==> run a: inputs <==
## decode
module decode(
	clk		,
	rst_n		,
	data_in	,
	data_out	
	);
	input clk;
	input rst_n;
	input [1:0] data_in;	 
	output reg data_out;
	wire [1:0] dis_00,dis_01,dis_10,dis_11;
	wire [31:0] add_1,add_2,add_3,add_4,add_5,add_6,add_7,add_8;
	reg [9:0]	path_s0,path_s1,path_s2,path_s3;   
	reg [31:0]	dis_s0,dis_s1,dis_s2,dis_s3;
	reg [19:0]count_clear;
	assign dis_00=data_in[1]+data_in[0];
	assign dis_01=data_in[1]+(data_in[0]^1'b1);
	assign dis_10=(data_in[1]^1'b1)+data_in[0];
	assign dis_11=(data_in[1]^1'b1)+(data_in[0]^1'b1);
	always @(posedge clk or negedge rst_n)
		if (rst_n==1'b0)
			count_clear<=20'b0;
		else if (count_clear>=20'd50000)
			count_clear<=20'b0;
		else
			count_clear<=count_clear+1'b1;
	assign add_1=dis_00+dis_s0;  
	assign add_2=dis_11+dis_s2;
	always @(posedge clk or negedge rst_n)
	begin
		if (rst_n==1'b0) 
			begin
				path_s0=10'b0;
				dis_s0=32'b0;
			end
		else if (count_clear==20'd50000)
			begin
				path_s0=10'b0;
				dis_s0=32'b0;
			end
		else if (add_1<=add_2)
			begin
				path_s0<={path_s0[8:0],1'b0};
				dis_s0<=add_1;
			end
		else 
			begin
				path_s0<={path_s2[8:0],1'b0};
				dis_s0<=add_2;
			end
	end
	assign add_3=dis_11+dis_s0;
	assign add_4=dis_00+dis_s2;
	always @(posedge clk or negedge rst_n)
	begin
		if (rst_n==1'b0) 
			begin
				path_s1=10'b0;
				dis_s1=32'b0;
			end
		else if (count_clear==20'd50000)
			begin
				path_s1=10'b0;
				dis_s1=32'b0;
			end
		else if (add_3<=add_4)
			begin
				path_s1<={path_s0[8:0],1'b1};
				dis_s1<=add_3;
			end
		else 
			begin
				path_s1<={path_s2[8:0],1'b1};
				dis_s1<=add_4;
			end
	end
	assign add_5=dis_01+dis_s1;
	assign add_6=dis_10+dis_s3;
	always @(posedge clk or negedge rst_n)
	begin
		if (rst_n==1'b0)
			begin
				path_s2=10'b0;
				dis_s2=32'b0;
			end
		else if (count_clear==20'd50000)
			begin
				path_s2=10'b0;
				dis_s2=32'b0;
			end
		else if (add_5<=add_6)
			begin
				path_s2<={path_s1[8:0],1'b0};
				dis_s2<=add_5;
			end
		else 
			begin
				path_s2<={path_s3[8:0],1'b0};
				dis_s2<=add_6;
			end
	end
	assign add_7=dis_10+dis_s1;
	assign add_8=dis_01+dis_s3;
	always @(posedge clk or negedge rst_n)
	begin
  ...
clock: 4.33 ns
lec_check: 0
cap_margin: 20
core_margin: 2
core_utilization: 69
cts_cluster_size: 42
place_density: 0.64
setup_slack_margin: 1.11
slew_margin: 20
run.sh (not shown) runs the stock make flow with config.mk's settings and CLKGATE_MAP_FILE=.
==> inputs of run b, as changes to run a <==
--- a/flow/config.mk
+++ b/flow/config.mk
@@ -7,8 +7,7 @@
 export LEC_CHECK = 0
 export CAP_MARGIN = 20
 export CORE_MARGIN = 2
-export CORE_UTILIZATION = 69
-export CTS_CLUSTER_SIZE = 42
+export CORE_UTILIZATION = 71
+export CTS_CLUSTER_DIAMETER = 380
 export PLACE_DENSITY = 0.64
-export SETUP_SLACK_MARGIN = 1.11
 export SLEW_MARGIN = 20
==> flow/constraint.sdc (replaced) <==
create_clock -name core_clock -period 4.84 [get_ports {clk}]
set_input_delay 0.9680 -clock core_clock [delete_from_list [all_inputs] [get_ports {clk}]]
set_output_delay 0.9680 -clock core_clock [all_outputs]
set_load 0.01 [all_outputs]
==> results <==
Run a stopped in global routing (5_1_grt) on GRT-0116. Run b stopped in global routing (5_1_grt) (GRT-0232). Against run b, the die size of run a is higher by about 3%. In area after synthesis, run a and run b do not differ. In synthesized cell count, run a and run b do not differ.
==> figures <==
metric                                                                                run a                     run b
Floorplan row count                                                                      61                        60
Resize count post-CTS                                                                   348                       107
Die height                                                                           172 µm                    169 µm
Share of synthesized cell area in and, or, nand and nor gates                         21.9%                     21.9%
Synthesized netlist cell count                                                         2293                      2293
Cell Area, Synth                                                                  19400 µm²                 19400 µm²
Area of the die                                                                   29500 µm²                 28700 µm²
Most common cell in the synthesized netlist                                            ha_1                      ha_1
Core Footprint                                                                    27700 µm²                 26900 µm²
Core utilization before placement                                                     70.0%                     72.2%
Dpl cells                                                                              3067                      2952
Status                                                               stopped before the end    stopped before the end
Failing step                                                       global routing (5_1_grt)  global routing (5_1_grt)
Final estimated routing congestion in global placement                                 1.08                      1.06
Post-DP HPWL                                                                       58200 µm                  55200 µm
Post-synthesis share of cell area spent on xor and xnor gates                         11.8%                     11.8%
Cell area reported after detailed placement                                       23700 µm²                 22700 µm²
# IOs                                                                                     5                         5
Number of setup buffers added after CTS                                                  76                        29
Place WS                                                                           -1.41 ns                  -1.28 ns
Number of hold buffers added after cts                                                    0                         0
Overall die width                                                                    172 µm                    169 µm
Fraction of post-synthesis cell area in the top cell type by area                     23.5%                     23.5%
Synthesized chip area reported by yosys                                           19400 µm²                 19400 µm²
